==> amber: inputs <==
// SingleCycle_Top
module SingleCycle_Top
(
	input				CLK	,
	input				RST	,
	output [9:0]	IMEM_ADDR	,
	input	 [15:0]	IMEM_RDATA	,
	output [9:0]	DMEM_ADDR	,
	output [15:0]	DMEM_WDATA	,
	output			DMEM_WE		,
	input	 [15:0]	DMEM_RDATA
);
	wire [15:0] sel_pc_out;
	wire [15:0] pc_out;
	wire [15:0] im_out;
	wire [15:0] alu_in;
	wire [15:0] rd1;
	wire [15:0] rd2;
	wire [15:0] alu_imm_out;
	wire [15:0] alu_out;
	wire [15:0] alu_bypass_out;
	wire [15:0] aux_out;
	wire [15:0] mem_out;
	wire [15:0] mem_bypass_out;
	wire [15:0] store_pc_out;
	wire [15:0] sum_imm_out;
	wire               comp;
	wire               sel_pc;    
	wire               sum_imm;   
	wire               store_pc;  
	wire               reg_we;    
	wire               alu_imm;   
	typedefs::alu_opcode_t alu_ctrl;  
	wire               alu_bypass;
	wire					 alu_feedback_in;
	wire               mem_we;    
	wire               mem_bypass;
	Controller control_block(
		.clk(CLK), 
		.op(typedefs::opcode_t'(im_out[15:10])), 
		.comp(comp), 
		.sel_PC(sel_pc), 
		.sum_imm(sum_imm), 
		.store_pc(store_pc), 
		.reg_we(reg_we), 
		.alu_imm(alu_imm), 
		.alu_ctrl(alu_ctrl), 
		.alu_bypass(alu_bypass),
		.alu_feedback_in(alu_feedback_in),
		.mem_we(mem_we), 
		.mem_bypass(mem_bypass)
	);
	Mux2x1 feedback_mux(
		.a(rd1), 
		.b(aux_out), 
		.sel(alu_feedback_in), 
		.out(alu_in)
	);
	Mux2x1 pc_mux(
		.a(pc_out + sum_imm_out), 
		.b(aux_out), 
		.sel(sel_pc), 
		.out(sel_pc_out)
	);
	Mux2x1 sum_imm_mux(
		.a(16'h1), 
		.b(aux_out), 
		.sel(sum_imm), 
		.out(sum_imm_out)
	);
	Reg pc(
		.in(sel_pc_out), 
		.clk(CLK),
		.rst(RST), 
		.out(pc_out)
	);
	assign IMEM_ADDR = pc_out[9:0];
	assign im_out    = IMEM_RDATA;
	RegFile reg_file(
		.a1(im_out[9:5]), 
		.a2(im_out[4:0]), 
		.wdata(store_pc_out), 
		.we(reg_we), 
		.clk(CLK),
		.rst(RST),
		.rd1(rd1), 
		.rd2(rd2)
	);
	Mux2x1 alu_imm_mux(
		.a(rd2), 
		.b({8'h0, im_out[7:0]}), 
		.sel(alu_imm), 
		.out(alu_imm_out)
	);
	ALU my_alu(
		.a(alu_in), 
		.b(alu_imm_out), 
		.opcode(alu_ctrl), 
		.out(alu_out), 
		.comp(comp)
	);
	Mux2x1 alu_bypass_mux(
		.a(alu_out), 
		.b(alu_imm_out), 
		.sel(alu_bypass), 
		.out(alu_bypass_out)
	);
	Reg aux(
		.in(alu_bypass_out), 
		.clk(CLK), 
		.rst(RST),
		.out(aux_out)
	);
	assign DMEM_ADDR  = aux_out[9:0];
  ...
clock: 2.71 ns
lec_check: 0
abc_area: 1
cap_margin: 20
core_aspect_ratio: 0.5
core_margin: 2
core_utilization: 72
cts_cluster_diameter: 361
cts_cluster_size: 94
setup_slack_margin: 0.4
slew_margin: 20
tns_end_percent: 10
run.sh (not shown) runs the stock make flow with config.mk's settings and CLKGATE_MAP_FILE=.
==> inputs of fjord, as changes to amber <==
- CAP_MARGIN: 20 -> 35
- CELL_PAD_IN_SITES_DETAIL_PLACEMENT: default -> 2
- CORE_ASPECT_RATIO: 0.5 -> 1.22
- CORE_MARGIN: 2 -> 6
- CORE_UTILIZATION: 72 -> 40
- CTS_CLUSTER_DIAMETER: 361 -> default
- CTS_CLUSTER_SIZE: 94 -> 49
- GPL_ROUTABILITY_DRIVEN: default -> 0
- HOLD_SLACK_MARGIN: default -> 0.29
- MIN_ROUTING_LAYER: default -> met2
- PLACE_DENSITY_LB_ADDON: default -> 0.26
- SETUP_SLACK_MARGIN: 0.4 -> 0.19
- SLEW_MARGIN: 20 -> 25
- TNS_END_PERCENT: 10 -> 50
==> flow/constraint.sdc (replaced) <==
create_clock -name core_clock -period 11.2 [get_ports {CLK}]
set_input_delay 2.2400 -clock core_clock [delete_from_list [all_inputs] [get_ports {CLK}]]
set_output_delay 2.2400 -clock core_clock [all_outputs]
set_load 0.01 [all_outputs]
==> inputs of lagoon, as changes to amber <==
- CELL_PAD_IN_SITES_GLOBAL_PLACEMENT: default -> 2
- CORE_ASPECT_RATIO: 0.5 -> 1.42
- CORE_MARGIN: 2 -> 3
- CORE_UTILIZATION: 72 -> 24
- CTS_CLUSTER_DIAMETER: 361 -> 88
- CTS_CLUSTER_SIZE: 94 -> default
- GPL_ROUTABILITY_DRIVEN: default -> 0
- MAX_ROUTING_LAYER: default -> met4
- PLACE_DENSITY_LB_ADDON: default -> 0.17
- SETUP_SLACK_MARGIN: 0.4 -> default
- TNS_END_PERCENT: 10 -> default
==> flow/constraint.sdc (replaced) <==
create_clock -name core_clock -period 16.0 [get_ports {CLK}]
set_input_delay 3.2000 -clock core_clock [delete_from_list [all_inputs] [get_ports {CLK}]]
set_output_delay 3.2000 -clock core_clock [all_outputs]
set_load 0.01 [all_outputs]
==> inputs of yarrow, as changes to amber <==
- CAP_MARGIN: 20 -> 40
- CORE_ASPECT_RATIO: 0.5 -> 1.73
- CORE_UTILIZATION: 72 -> 50
- CTS_CLUSTER_DIAMETER: 361 -> default
- CTS_CLUSTER_SIZE: 94 -> 98
- HOLD_SLACK_MARGIN: default -> 0.04
- SETUP_SLACK_MARGIN: 0.4 -> 3.03
- TNS_END_PERCENT: 10 -> 95
==> flow/constraint.sdc (replaced) <==
create_clock -name core_clock -period 11.9 [get_ports {CLK}]
set_input_delay 2.3800 -clock core_clock [delete_from_list [all_inputs] [get_ports {CLK}]]
set_output_delay 2.3800 -clock core_clock [all_outputs]
set_load 0.01 [all_outputs]
==> qor summary <==
metric	lagoon	amber	yarrow	fjord
Status	complete, no violations	stopped before the end	stopped before the end	stopped before the end
Last stage reached	-	4_1_cts	5_1_grt	4_1_cts
Count of cells resized by post-cts repair	0	-	334	-
Total Die Area	143000 um^2	48100 um^2	68800 um^2	90300 um^2
Die Span X	319 um	308 um	200 um	273 um
Depth of the CTS H-tree	3	-	2	-
Post-synth EDFFs	0	0	0	0
And-or/or-and share of the synthesized area	16.8%	16.8%	16.8%	16.8%
Placeable core area	138000 um^2	45400 um^2	65900 um^2	82100 um^2
Estimated wirelength of the detail-placed design	153 mm	147 mm	153 mm	250 mm
Post-synthesis share of cell area spent on full adders, half adders and majority gates	2.55%	2.55%	2.55%	2.55%
Die height	450 um	156 um	343 um	331 um
Worst Setup Slack post-DPL	692 ps	-5800 ps	-411 ps	-2330 ps
TritonCTS Buffers	67	-	53	-
Effective utilization at floorplan	24.2%	73.3%	50.5%	40.5%
Number of placed instances with taps included	6564	6273	5942	6201
Maximum number of buffers from clock root to sink	3	-	3	-
CTS Root Buffer Type	sky130_fd_sc_hd__clkbuf_16	-	sky130_fd_sc_hd__clkbuf_16	-
Routability Congestion	-	1.45	1.20	-
CTS Hold Bufs	0	-	0	-
Clock Sink Count	544	-	544	-
Post-CTS setup buffer count	0	-	42	-
Standard cell area after detailed placement	36700 um^2	42800 um^2	38000 um^2	38700 um^2
Placement Rows	162	55	124	116
